job 4019:
==> flow/design.v (excerpt) <==
module cordic (
    input clk,
    input rst_n,
    input start,
    input [15:0] angle,
    output reg [15:0] cos,
    output reg [15:0] sin
);
    reg [15:0] sampled_angle;
    reg [15:0] inner_angle;
    reg working;
    reg [3:0] state;
    wire [15:0] ei_radian;
    wire [15:0] tanei;
    wire [15:0] new_inner_angle;
    wire [15:0] new_sin;
    wire [15:0] new_cos;
    wire neg;
    always@(posedge clk or negedge rst_n) begin
        if (!rst_n == 1'b1) begin
            sampled_angle <= 16'b0;
        end
        else begin
            if (start == 1'b1) begin
                sampled_angle <= angle;
            end
            else begin
                sampled_angle <= sampled_angle;
            end
        end
    end
    always@(posedge clk or negedge rst_n) begin
        if (!rst_n == 1'b1) begin
            inner_angle <= 16'b0;
        end
        else begin
            if (start == 1'b1) begin
                inner_angle <= 16'b0;
            end
            else begin
                inner_angle <= new_inner_angle;
            end
        end
    end
    always@(posedge clk or negedge rst_n) begin
        if (!rst_n == 1'b1) begin
            working <= 1'b0;
        end
        else begin
            if (start == 1'b1) begin
                working <= 1'b1;
            end
            else begin
                if (state == 4'b1111) begin
                    working <= 1'b0;
                end
                else begin
                    working <= working;
                end
            end
        end
    end
    always@(posedge clk or negedge rst_n) begin
        if (!rst_n == 1'b1) begin
            state <= 4'b0;
        end
        else begin
            if (start == 1'b1) begin
                state <= 4'b0;
            end
            else begin
                if (working == 1'b0) begin
                    state <= 4'b0;
                end
                else begin
                    state <= state + 1;
                end
            end
        end
    end
    always@(posedge clk or negedge rst_n) begin
        if (!rst_n == 1'b1) begin
  ...
Size in the first run: ~69 flip-flops, roughly 51 I/O pins, roughly 17,000 um^2 of cells after synthesis.
make LEC_CHECK=0 ABC_AREA=1 CAP_MARGIN=20 CORE_MARGIN=2 CORE_UTILIZATION=72 CTS_CLUSTER_DIAMETER=394 CTS_CLUSTER_SIZE=97 PLACE_DENSITY=0.38 SLEW_MARGIN=20 TNS_END_PERCENT=20 finish   # period 7.95 ns
run.sh (not shown) runs the stock make flow with config.mk's settings and CLKGATE_MAP_FILE=.
The flow completed for job 4019, but it is not clean: the layout still shows negative setup slack.
Setup changes, job 4019 to job 2766
# job 4019
export LEC_CHECK = 0
export ABC_AREA = 1
export CAP_MARGIN = 20
export CORE_MARGIN = 2
export CORE_UTILIZATION = 72
export CTS_CLUSTER_DIAMETER = 394
export CTS_CLUSTER_SIZE = 97
export PLACE_DENSITY = 0.38
export SLEW_MARGIN = 20
export TNS_END_PERCENT = 20
create_clock -name core_clock -period 7.95 [get_ports {clk}]
# job 2766
export LEC_CHECK = 0
export CAP_MARGIN = 20
export CORE_MARGIN = 2
export CORE_UTILIZATION = 18
export SLEW_MARGIN = 20
create_clock -name core_clock -period 15.5 [get_ports {clk}]
--- outcome ---
Compared with job 4019, the router placed fewer vias in job 2766.
Job 2766 was carried through to the last stage, and its layout satisfied the timing, DRC and antenna checks.
Job 4019 → job 2766: area of combinational cells with multiple inputs saw an increase, overall die area shows an increase of 75,000 um^2.
The inputs of job 1979 differ from those of job 2766 as listed below.
# job 2766
export LEC_CHECK = 0
export CAP_MARGIN = 20
export CORE_MARGIN = 2
export CORE_UTILIZATION = 18
export SLEW_MARGIN = 20
create_clock -name core_clock -period 15.5 [get_ports {clk}]
# job 1979
export LEC_CHECK = 0
export CAP_MARGIN = 20
export CORE_MARGIN = 2
export CORE_UTILIZATION = 65
export CTS_CLUSTER_DIAMETER = 232
export SLEW_MARGIN = 20
create_clock -name core_clock -period 12.7 [get_ports {clk}]
Notes after the runs:
Ran to the end and failed final checks on negative setup slack: job 1979.
Comparing fraction of area in multi-input gates for job 1979 and job 2766, the smaller number came from job 2766.
Job 1979: cell area reported after detailed placement about 0.47% above job 2766
On depth of the worst hold-timing path, the higher figure sits with job 2766, not job 1979.
Summary of job 1979 over job 2766: smallest hold slack shrank by 0.010 ns; met3 routing resource usage after global routing rose 2.0 points; shortest period the worst path allows now smaller; power higher.
Going from job 2766 to job 1979, switching component of the power shows an increase of about 30%; CTS buffer count shows no meaningful change.

* * *

cordic again, from the RTL that the note above started with.
// cordic
module cordic (
    input clk,
    input rst_n,
    input start,
    input [15:0] angle,
    output reg [15:0] cos,
    output reg [15:0] sin
);
    reg [15:0] sampled_angle;
    reg [15:0] inner_angle;
    reg working;
    reg [3:0] state;
    wire [15:0] ei_radian;
    wire [15:0] tanei;
    wire [15:0] new_inner_angle;
    wire [15:0] new_sin;
    wire [15:0] new_cos;
    wire neg;
    always@(posedge clk or negedge rst_n) begin
        if (!rst_n == 1'b1) begin
            sampled_angle <= 16'b0;
        end
        else begin
            if (start == 1'b1) begin
                sampled_angle <= angle;
            end
            else begin
                sampled_angle <= sampled_angle;
            end
        end
    end
    always@(posedge clk or negedge rst_n) begin
        if (!rst_n == 1'b1) begin
            inner_angle <= 16'b0;
        end
        else begin
            if (start == 1'b1) begin
                inner_angle <= 16'b0;
            end
            else begin
                inner_angle <= new_inner_angle;
            end
        end
    end
    always@(posedge clk or negedge rst_n) begin
        if (!rst_n == 1'b1) begin
            working <= 1'b0;
        end
        else begin
            if (start == 1'b1) begin
                working <= 1'b1;
            end
            else begin
                if (state == 4'b1111) begin
                    working <= 1'b0;
                end
                else begin
                    working <= working;
                end
            end
        end
    end
    always@(posedge clk or negedge rst_n) begin
        if (!rst_n == 1'b1) begin
            state <= 4'b0;
        end
        else begin
            if (start == 1'b1) begin
                state <= 4'b0;
            end
            else begin
                if (working == 1'b0) begin
                    state <= 4'b0;
                end
                else begin
                    state <= state + 1;
                end
            end
        end
  ...
clock: 16.0 ns
lec_check: 0
abc_area: 1
cap_margin: 20
core_aspect_ratio: 2.0
core_margin: 2
core_utilization: 40
cts_cluster_diameter: 331
cts_cluster_size: 99
slew_margin: 20
tns_end_percent: 5
Then changed:
- CORE_ASPECT_RATIO: 2.0 -> 0.5
- CORE_UTILIZATION: 40 -> 50
- CTS_CLUSTER_DIAMETER: 331 -> 310
- The changed run completed with no timing, DRC or antenna violations
- non-clock buffer count rises by 7
- global-route usage rises by 3.8 points
- via count falls by about 2.8%
- synthesized cell count does not change
- routed wire length falls by about 8%
- clock power rises by about 12%
- cell area falls by about 0.36%
- worst setup slack gets worse by 0.031 ns
- power falls by about 2.3%
- core utilization rises by 12 points
- final cell count falls by 4.0%
Then changed:
- ABC_AREA: 1 -> unset
- CORE_ASPECT_RATIO: 0.5 -> unset
- CORE_UTILIZATION: 50 -> 40
- CTS_CLUSTER_DIAMETER: 310 -> unset
- CTS_CLUSTER_SIZE: 99 -> unset
- GPL_ROUTABILITY_DRIVEN: unset -> 0
- GPL_TIMING_DRIVEN: unset -> 0
- MAX_ROUTING_LAYER: unset -> met4
- TNS_END_PERCENT: 5 -> unset
The changed run completed without violations.
Core utilization shrinks by 9.7 points.
Total power grows by 13%.
Routed wire length grows by 25%.
Sequential power grows by 8.9%.
Die area grows by 31%.
Via count grows by 9.6%.
Then changed:
- CAP_MARGIN: 20 -> 30
- CORE_ASPECT_RATIO: unset -> 1.45
- HOLD_SLACK_MARGIN: unset -> 0.11
- MIN_ROUTING_LAYER: unset -> met2
Result: The changed run completed without violations; non-clock buffer count is lower by 3; core utilization falls by 0.20 points; sequential share of layout area barely changes; die size stays flat; clock power is higher by 14%; sequential power is higher by about 6%; worst setup slack improves by 0.012 ns; register-to-register slack hardly moves.
Then changed:
- MAX_ROUTING_LAYER: met4 -> met5
- SETUP_SLACK_MARGIN: unset -> 1.09
After rerunning: The new run passed the timing, DRC and antenna checks. Non-clock buffer count came out higher by 20. Die area is unchanged. Worst setup slack is better by 0.51 ns. Power came out higher by 6.0%. Clock skew came out higher by 0.0048 ns. Maximum frequency came out higher by 3.4%.
Then changed:
- ABC_AREA: unset -> 1
- CAP_MARGIN: 30 -> 20
- CORE_ASPECT_RATIO: 1.45 -> 0.5
- CTS_CLUSTER_DIAMETER: unset -> 398
- CTS_CLUSTER_SIZE: unset -> 99
- GPL_ROUTABILITY_DRIVEN: 0 -> unset
- GPL_TIMING_DRIVEN: 0 -> unset
- HOLD_SLACK_MARGIN: 0.11 -> unset
- MAX_ROUTING_LAYER: met5 -> unset
- MIN_ROUTING_LAYER: met2 -> unset
- SETUP_SLACK_MARGIN: 1.09 -> -1.59
- TNS_END_PERCENT: unset -> 100
Outcome: Setup slack is worse by 0.56 ns; wire length came out lower by 28%; sequential share of layout area rose by 1.2 points; first-iteration DRC count decreases by 83%; critical path depth is lower by 4; global-route usage shrinks by 18 points.

* * *

Starting RTL as in the previous note.
clock: 4.53 ns
lec_check: 0
cap_margin: 5
core_margin: 2
core_utilization: 72
cts_cluster_diameter: 356
cts_cluster_size: 33
setup_slack_margin: -0.43
slew_margin: 40
The baseline finished but failed the layout checks on negative setup slack.
Then changed:
ABC_AREA = 1   (was default)
CAP_MARGIN = 20   (was 5)
CTS_CLUSTER_DIAMETER = default   (was 356)
CTS_CLUSTER_SIZE = 97   (was 33)
PLACE_DENSITY = 0.38   (was default)
SETUP_SLACK_MARGIN = default   (was -0.43)
SLEW_MARGIN = 20   (was 40)
clock period = 10.1 ns   (was 4.53 ns; I/O delays follow)
The changed run finished but failed the layout checks on negative setup slack.
Worst hold slack loses 0.016 ns.
Synthesized cell count rose by 5.5%.
Count of clock-buffer cells in the layout is unchanged.
Setup slack gains 5.9 ns.
Core utilization fell by 1.1 points.
Wire length fell by 5.2%.
Power fell by 58%.
Clock skew is about the same.
Sequential share of layout area rose by 0.66 points.
Critical path depth rose by 3.
First-iteration DRC count fell by 11%.
Then changed:
ABC_AREA = default   (was 1)
CORE_UTILIZATION = 53   (was 72)
CTS_CLUSTER_SIZE = default   (was 97)
PLACE_DENSITY = default   (was 0.38)
clock period = 12.9 ns   (was 10.1 ns; I/O delays follow)
=> The changed run finished but fails on negative setup slack. Cell count falls by 2.7%. Worst setup slack improves by 3.0 ns. Maximum frequency climbs by about 1.1%. Power goes down by 29%. Clock power drops by 35%. Register-to-register slack gets better by 3.0 ns.
Then changed:
CORE_UTILIZATION = 64   (was 53)
clock period = 17.1 ns   (was 12.9 ns; I/O delays follow)
What happened: This time the run produced a clean layout. First-iteration DRC count grows by 2.9%. Synthesized cell count does not change. Power shrinks by 35%. Wire length shrinks by 13%. Final cell count shrinks by 10%. Core utilization grows by 5.4 points. Setup slack improves by 2.9 ns. Sequential share of layout area grows by 0.96 points. Maximum frequency shrinks by 8.5%. Final area shrinks by 10%.
Then changed:
CORE_UTILIZATION = 40   (was 64)
clock period = 15.5 ns   (was 17.1 ns; I/O delays follow)
After rerunning:
- The new run went through all stages and came out clean
- clock power came out higher by about a fifth
- first-iteration DRC count climbs by about a fifth
- cell area climbs by a few percent
- total power rose by about a fifth
- routed wire length is higher by a little under a tenth
- count of clock-buffer cells in the layout does not change
- die size came out higher by well over a third
- area after synthesis stays the same
- combinational power increases by about a fifth
- sequential power came out higher by a little under a tenth
- global-route usage goes down by 9.7 points
Power and IR drop assume default switching activity.
